== v6 ==
==> flow/design.v (excerpt) <==
module mult16_top (
  input         clk,
  input  [15:0] a,
  input  [15:0] b,
  output [31:0] p
);
For scale: about 64 flip-flops, roughly 65 I/O pins, about 7700 sq um of cells after synthesis.
clock: 15.0 ns
lec_check: 0
cap_margin: 40
cell_pad_in_sites_detail_placement: 2
cell_pad_in_sites_global_placement: 1
core_aspect_ratio: 0.72
core_margin: 2
core_utilization: 30
max_routing_layer: met5
min_routing_layer: met2
place_density_lb_addon: 0.26
setup_slack_margin: 4.21
slew_margin: 20
tns_end_percent: 35
run.sh (not shown) runs the stock make flow with config.mk's settings and CLKGATE_MAP_FILE=.
Edits applied to the flow inputs when going from v6 to v7:
- CORE_ASPECT_RATIO: 0.72 -> unset
- CAP_MARGIN: 40 -> 20
- MIN_ROUTING_LAYER: met2 -> unset
- CORE_UTILIZATION: 30 -> 40
- MAX_ROUTING_LAYER: met5 -> unset
- TNS_END_PERCENT: 35 -> 10
- CELL_PAD_IN_SITES_GLOBAL_PLACEMENT: 1 -> unset
- PLACE_DENSITY_LB_ADDON: 0.26 -> unset
- CTS_CLUSTER_SIZE: unset -> 100
- CELL_PAD_IN_SITES_DETAIL_PLACEMENT: 2 -> unset
- SETUP_SLACK_MARGIN: 4.21 -> unset
## What came out
- Diff v6 -> v7: highest attainable clock frequency decreased by 7.2 MHz relative to the old numbers; final design instance area without fill decreased by 3.4% relative to the old numbers; standard cell core area decreased by 25% relative to the old numbers; total length of routed met3 wires decreased by about 90% relative to the old numbers; overall die height increased by 2.8 um relative to the old numbers.
- For clock input transition at the sequential cells of the worst setup and hold paths, v7 and v6 come out practically identical.
- A slowest library cell on the worst path of fa_2 is what v6 shows, while dfxtp_1 belongs to v7.
- v6 -> v7: per-cell via count in the routed design decreased by more than 10%
- Compared with v6, v7 shows minimum clock period after layout higher by 1.29 ns.

* * *

Starting RTL as in the previous note.
## mult16_top
module mult16_top (
  input         clk,
  input  [15:0] a,
  input  [15:0] b,
  output [31:0] p
);
==> flow/config.mk <==
export PLATFORM = sky130hd
export DESIGN_NAME = mult16_top
export DESIGN_NICKNAME = mult16_top
export VERILOG_FILES = /design/flow/design.v
export SDC_FILE = /design/flow/constraint.sdc
export NUM_CORES = 4
export LEC_CHECK = 0
export CAP_MARGIN = 20
export CORE_MARGIN = 2
export CORE_UTILIZATION = 70
export CTS_CLUSTER_DIAMETER = 95
export CTS_CLUSTER_SIZE = 22
export SLEW_MARGIN = 20
==> flow/constraint.sdc <==
create_clock -name core_clock -period 3.24 [get_ports {clk}]
set_input_delay 0.6480 -clock core_clock [delete_from_list [all_inputs] [get_ports {clk}]]
set_output_delay 0.6480 -clock core_clock [all_outputs]
set_load 0.01 [all_outputs]
The starting point ran to the end with violations: negative setup slack.
Next try:
CORE_UTILIZATION = 40   (was 70)
CTS_CLUSTER_DIAMETER = unset   (was 95)
CTS_CLUSTER_SIZE = unset   (was 22)
clock period = 14.2 ns   (was 3.24 ns; I/O delays follow)
The new run produced a clean layout.
Via count drops by 6.5%.
Clock skew is about the same.
Wire length shrinks by 19%.
Final area drops by 5.4%.
Next try:
CORE_UTILIZATION = 57   (was 40)
clock period = 7.89 ns   (was 14.2 ns; I/O delays follow)
- This time the run completed, yet does not pass: negative setup slack
- synthesized area does not change
- count of clock-buffer cells in the layout climbs by 2
- critical path depth stays the same
- fmax climbs by 9.3%
Next try:
CORE_UTILIZATION = 40   (was 57)
clock period = 15.0 ns   (was 7.89 ns; I/O delays follow)
The new run completed without violations.
Clock skew is about the same.
Final cell count goes up by 4.1%.
Die area goes up by 41%.
Synthesized area stays the same.
Via count goes down by about 2.6%.
Hold slack improves by 0.18 ns.
Non-clock buffer count goes down by 45.
Register-to-register slack improves by 5.6 ns.
Global-route usage goes down by 4.8 points.
Maximum frequency goes down by 11%.

* * *

Setup of run 1:
mult16_top again, from the RTL that the note above started with.
Design mult16_top, start of the top module:
module mult16_top (
  input         clk,
  input  [15:0] a,
  input  [15:0] b,
  output [31:0] p
);
Settings: LEC_CHECK=0, ABC_AREA=0, CAP_MARGIN=15, CORE_MARGIN=2, CORE_UTILIZATION=70, CTS_CLUSTER_DIAMETER=275, CTS_CLUSTER_SIZE=39, HOLD_SLACK_MARGIN=-0.07, SETUP_SLACK_MARGIN=0.83, SLEW_MARGIN=20; clock period 7.17 ns.
Ran to the end and failed final checks on negative setup slack: run 1.
What run 2 does differently from run 1 at the input level:
- a deleted CTS_CLUSTER_DIAMETER that had been 275
- a deleted ABC_AREA that had been 0
- a change of CAP_MARGIN from 15 to 20
- a change of CORE_UTILIZATION from 70 to 66
- a deleted CTS_CLUSTER_SIZE that had been 39
- a deleted HOLD_SLACK_MARGIN that had been -0.07
- a deleted SETUP_SLACK_MARGIN that had been 0.83
- a change of the clock period (ns, I/O delays scaled along) from 7.17 to 12.2
### Flow results
- Run 2 ran in full, but the layout does not pass; the checks complain about negative setup slack.
- Compared with run 1, run 2 shows met3 routing resource usage after global routing lower by 0.62 points.
- Compared to run 1, run 2 has net count reported at finish 2.2% lower.
- Against run 1, run 2 reports a sum of routed wire length over all layers that is lower.
- Against run 1, run 2 reports a met2 capacity usage during global routing that is lower.
- Of run 1 and run 2, the run reporting the higher detailed-route wire length on metal 1 was run 1.
> inputs changed (run 2 -> run 3)
- CTS_CLUSTER_DIAMETER newly set to 96
- PLACE_DENSITY newly set to 0.39
- CORE_UTILIZATION changed from 66 to 72
- CAP_MARGIN changed from 20 to 0
- SETUP_SLACK_MARGIN newly set to 1.6
--- outcome ---
[flow] run 3 | stages: complete | final checks: fail | reason: negative setup slack
When the final numbers for run 3 and run 2 were put side by side, the post-route worst hold slack turned out to be smaller in run 3.
| fraction of area in multi-input gates | run 3 vs run 2 | 0.76 points higher |
On run 3: cell count is 0.91% lower than what run 2 gave.
[compare] base=run 2 new=run 3: first-iteration DRC count saw an increase.
Chip footprint ends up lower on run 3.
Diff run 2..run 3 | initial antenna violation count | unchanged
Changes in run 4 relative to run 3:
- SETUP_SLACK_MARGIN no longer set, was 1.6
- CAP_MARGIN now 20, was 0
- ABC_AREA now 1, previously not set
- PLACE_DENSITY no longer set, was 0.39
- CTS_CLUSTER_DIAMETER now 348, was 96
- the clock period (ns, I/O delays scaled along) now 6.15, was 12.2
Findings:
[run 4 vs run 3] post-synthesis share of cell area spent on full adders, half adders and majority gates: lower in run 4. Sort run 3 and run 4 by share of the final layout cell area in multi-input gates desc -> top: run 3. Of run 3 and run 4, none finishes clean. Summary — setup slack after layout, run 4 relative to run 3: lower, by 5.94 ns. Run 4 vs run 3: global-route wire length before repair up by a few percent. Going from run 3 to run 4, final design area excluding fillers has increased; count of vias placed by the detailed router has increased; non-clock buffer count has increased.
Edits applied to the flow inputs when going from run 4 to run 5:
- clearing CTS_CLUSTER_DIAMETER, which used to be 348
- putting PLACE_DENSITY at 0.35 where nothing was set
- swapping 6.15 for 9.39 in the clock period (ns, I/O delays scaled along)
FAIL for each of run 4 and run 5. Per the comparison of run 5 with run 4, global-route wire length before repair lost 3.7%. Run 4 → run 5: worst setup slack up 3.20 ns, detailed-route wire length down about 8%, die boundary width flat. Higher worst hold margin goes to run 4 over run 5. Compared with run 4, the router placed fewer vias in run 5. Going from run 4 to run 5, count of buffers not belonging to the clock network in the layout decreased about 9%; maximum achievable frequency went down.

* * *

mult16_top again, from the RTL that the note above started with.
export LEC_CHECK = 0
export CAP_MARGIN = 0
export CORE_ASPECT_RATIO = 0.5
export CORE_MARGIN = 2
export CORE_UTILIZATION = 40
export SETUP_SLACK_MARGIN = -1.43
export SLEW_MARGIN = 20
export TNS_END_PERCENT = 20
create_clock -name core_clock -period 15.0 [get_ports {clk}]
The first run produced a clean layout.
Change:
- ABC_AREA: default -> 1
- CAP_MARGIN: 0 -> 5
- CORE_UTILIZATION: 40 -> 58
- CTS_CLUSTER_DIAMETER: default -> 328
- CTS_CLUSTER_SIZE: default -> 98
- PLACE_DENSITY: default -> 0.42
- SETUP_SLACK_MARGIN: -1.43 -> default
- TNS_END_PERCENT: 20 -> 5
The changed run produced a clean layout; cell count is lower by about 4.4%; worst setup slack gains 64 ps; area after synthesis came out higher by about 4%; first-iteration DRC count rises by 61%.
Change:
- ABC_AREA: 1 -> default
- CAP_MARGIN: 5 -> 20
- CORE_ASPECT_RATIO: 0.5 -> default
- CORE_UTILIZATION: 58 -> 40
- CTS_CLUSTER_DIAMETER: 328 -> default
- CTS_CLUSTER_SIZE: 98 -> 100
- PLACE_DENSITY: 0.42 -> default
- TNS_END_PERCENT: 5 -> 20
Worst setup slack gets worse by 33 ps.
Final area goes up slightly.
Clock skew barely changes.
Worst hold slack gets worse by 35 ps.
Core utilization goes down by 17 points.
Change:
- CAP_MARGIN: 20 -> 25
- CORE_UTILIZATION: 40 -> 50
- CTS_CLUSTER_SIZE: 100 -> default
- MAX_ROUTING_LAYER: default -> met4
- MIN_ROUTING_LAYER: default -> met2
- PLACE_DENSITY_LB_ADDON: default -> 0.26
- SETUP_SLACK_MARGIN: default -> 4.38
- TNS_END_PERCENT: 20 -> default
The changed run completed and failed the layout checks on design-rule violations.
Count of clock-buffer cells in the layout rises by 1.
Global-route usage rises by 11 points.
Worst setup slack improves by 1500 ps.
Area after synthesis is unchanged.
Sequential share of layout area rises by 0.15 points.

* * *

Starting RTL as in the previous note.
==> flow/config.mk <==
export PLATFORM = sky130hd
export DESIGN_NAME = mult16_top
export DESIGN_NICKNAME = mult16_top
export VERILOG_FILES = /design/flow/design.v
export SDC_FILE = /design/flow/constraint.sdc
export NUM_CORES = 4
export LEC_CHECK = 0
export CAP_MARGIN = 30
export CELL_PAD_IN_SITES_GLOBAL_PLACEMENT = 3
export CORE_ASPECT_RATIO = 0.77
export CORE_MARGIN = 2
export CORE_UTILIZATION = 50
export CTS_CLUSTER_SIZE = 13
export GPL_ROUTABILITY_DRIVEN = 0
export MAX_ROUTING_LAYER = met4
export PLACE_DENSITY = 0.91
export SLEW_MARGIN = 20
export TNS_END_PERCENT = 60
==> flow/constraint.sdc <==
create_clock -name core_clock -period 16.5 [get_ports {clk}]
set_input_delay 3.3000 -clock core_clock [delete_from_list [all_inputs] [get_ports {clk}]]
set_output_delay 3.3000 -clock core_clock [all_outputs]
set_load 0.01 [all_outputs]
The starting point completed with no timing, DRC or antenna violations.
Then changed:
Settings changed: CAP_MARGIN 30 to 20, CELL_PAD_IN_SITES_GLOBAL_PLACEMENT 3 to unset, CORE_ASPECT_RATIO 0.77 to unset, CORE_UTILIZATION 50 to 72, CTS_CLUSTER_SIZE 13 to unset, GPL_ROUTABILITY_DRIVEN 0 to unset, MAX_ROUTING_LAYER met4 to unset, PLACE_DENSITY 0.91 to 0.68, TNS_END_PERCENT 60 to unset.
Clock period 16.5 ns to 12.0 ns, I/O delays scaled along.
=> With this change the flow completed, yet does not pass: setup timing. Synthesized cell count does not change. Die area goes down by 30%. Via count came out higher by 4.6%. Design area is higher by 0.50%. Area after synthesis is unchanged. Non-clock buffer count went up by 26. First-iteration DRC count rose by 34%. Flip-flop count stays the same. Routed wire length goes up by 3.6%.

* * *

Setup of run A:
mult16_top again, from the RTL that the note above started with.
clock: 7.94 ns
lec_check: 0
abc_area: 0
cap_margin: 20
core_margin: 2
core_utilization: 72
cts_cluster_size: 98
setup_slack_margin: 2.18
slew_margin: 20
tns_end_percent: 40
The flow for run A finished, though final verification flagged negative setup slack.
For run B, these inputs were changed with respect to run A:
# run A
export LEC_CHECK = 0
export ABC_AREA = 0
export CAP_MARGIN = 20
export CORE_MARGIN = 2
export CORE_UTILIZATION = 72
export CTS_CLUSTER_SIZE = 98
export SETUP_SLACK_MARGIN = 2.18
export SLEW_MARGIN = 20
export TNS_END_PERCENT = 40
create_clock -name core_clock -period 7.94 [get_ports {clk}]
# run B
export LEC_CHECK = 0
export CAP_MARGIN = 20
export CORE_MARGIN = 2
export CORE_UTILIZATION = 72
export PLACE_DENSITY = 0.67
export SLEW_MARGIN = 20
create_clock -name core_clock -period 12.1 [get_ports {clk}]
==> results <==
Run B ended up with a higher setup slack of the critical path after layout than run A did.
Re tally of filler cells in the layout: run B is 49 up on run A.
From run B to run A, yosys synthesis chip area did not move at all.
Run B: complete, dirty (negative setup slack)
Taking run A as the reference, in run B area growth from synthesis to layout lower, post-route worst hold slack now sits higher, shortest clock period the worst path allows after layout down 47 ps, final area moved down.
Cmp run B vs run A: aggregate negative setup slack higher in run B
What run C does differently from run B at the input level:
# run B
export LEC_CHECK = 0
export CAP_MARGIN = 20
export CORE_MARGIN = 2
export CORE_UTILIZATION = 72
export PLACE_DENSITY = 0.67
export SLEW_MARGIN = 20
create_clock -name core_clock -period 12.1 [get_ports {clk}]
# run C
export LEC_CHECK = 0
export ABC_AREA = 0
export CAP_MARGIN = 40
export CELL_PAD_IN_SITES_DETAIL_PLACEMENT = 0
export CORE_ASPECT_RATIO = 0.71
export CORE_MARGIN = 2
export CORE_UTILIZATION = 72
export CTS_CLUSTER_SIZE = 93
export HOLD_SLACK_MARGIN = -0.08
export MAX_ROUTING_LAYER = met5
export PLACE_DENSITY = 0.64
export SETUP_SLACK_MARGIN = 0.96
export SLEW_MARGIN = 20
create_clock -name core_clock -period 12.1 [get_ports {clk}]
### Flow results
Layout checks on run C: not met. Flow itself completed; violations: negative setup slack.
More vias were needed by run C than by run B.
There was hardly any difference in count of H-tree levels built during CTS between run C and run B.
Compared run C vs run B, and post-layout minimum cycle time is down in run C.
Hold slack for run C: 4.9 ps down relative to run B
Against run B, run C comes in 0.35 points lower on share of cell area taken by multi-input logic gates.
Number of detailed-routing iterations run before antenna repair: run C vs run B up 1
On run C: placement-stage worst setup slack is 48 ps higher than what run B gave.
Run C: overall routed net length higher than run B
> inputs changed (run C -> run D)
# run C
export LEC_CHECK = 0
export ABC_AREA = 0
export CAP_MARGIN = 40
export CELL_PAD_IN_SITES_DETAIL_PLACEMENT = 0
export CORE_ASPECT_RATIO = 0.71
export CORE_MARGIN = 2
export CORE_UTILIZATION = 72
export CTS_CLUSTER_SIZE = 93
export HOLD_SLACK_MARGIN = -0.08
export MAX_ROUTING_LAYER = met5
export PLACE_DENSITY = 0.64
export SETUP_SLACK_MARGIN = 0.96
export SLEW_MARGIN = 20
create_clock -name core_clock -period 12.1 [get_ports {clk}]
# run D
export LEC_CHECK = 0
export CAP_MARGIN = 20
export CORE_ASPECT_RATIO = 0.83
export CORE_MARGIN = 2
export CORE_UTILIZATION = 72
export PLACE_DENSITY_LB_ADDON = 0.0
export SETUP_SLACK_MARGIN = 1.51
export SLEW_MARGIN = 20
create_clock -name core_clock -period 12.1 [get_ports {clk}]
### Flow results
- From the logs: run D reached the end of the flow and failed the layout checks with negative setup slack.
- Delta (run D minus run C): depth of the worst register-to-register path closely matched the old numbers, final setup slack of the worst path decreased by 120 ps relative to the old numbers, maximum frequency decreased by 0.94% relative to the old numbers, tightest hold margin decreased by 5.2 ps relative to the old numbers.
- On ratio of final minimum period to clock period: run D sits above run C.
- Any difference in post-layout instance area between run C and run D is small enough to ignore.
- Area added between synthesis and finish for run D: 0.34 points up relative to run C
- | chip height | higher: run D |
- Of the two values seen for origin of the worst setup path, b_r[0]$_DFF_P_ was produced by run C and a_r[14]$_DFF_P_ by run D.
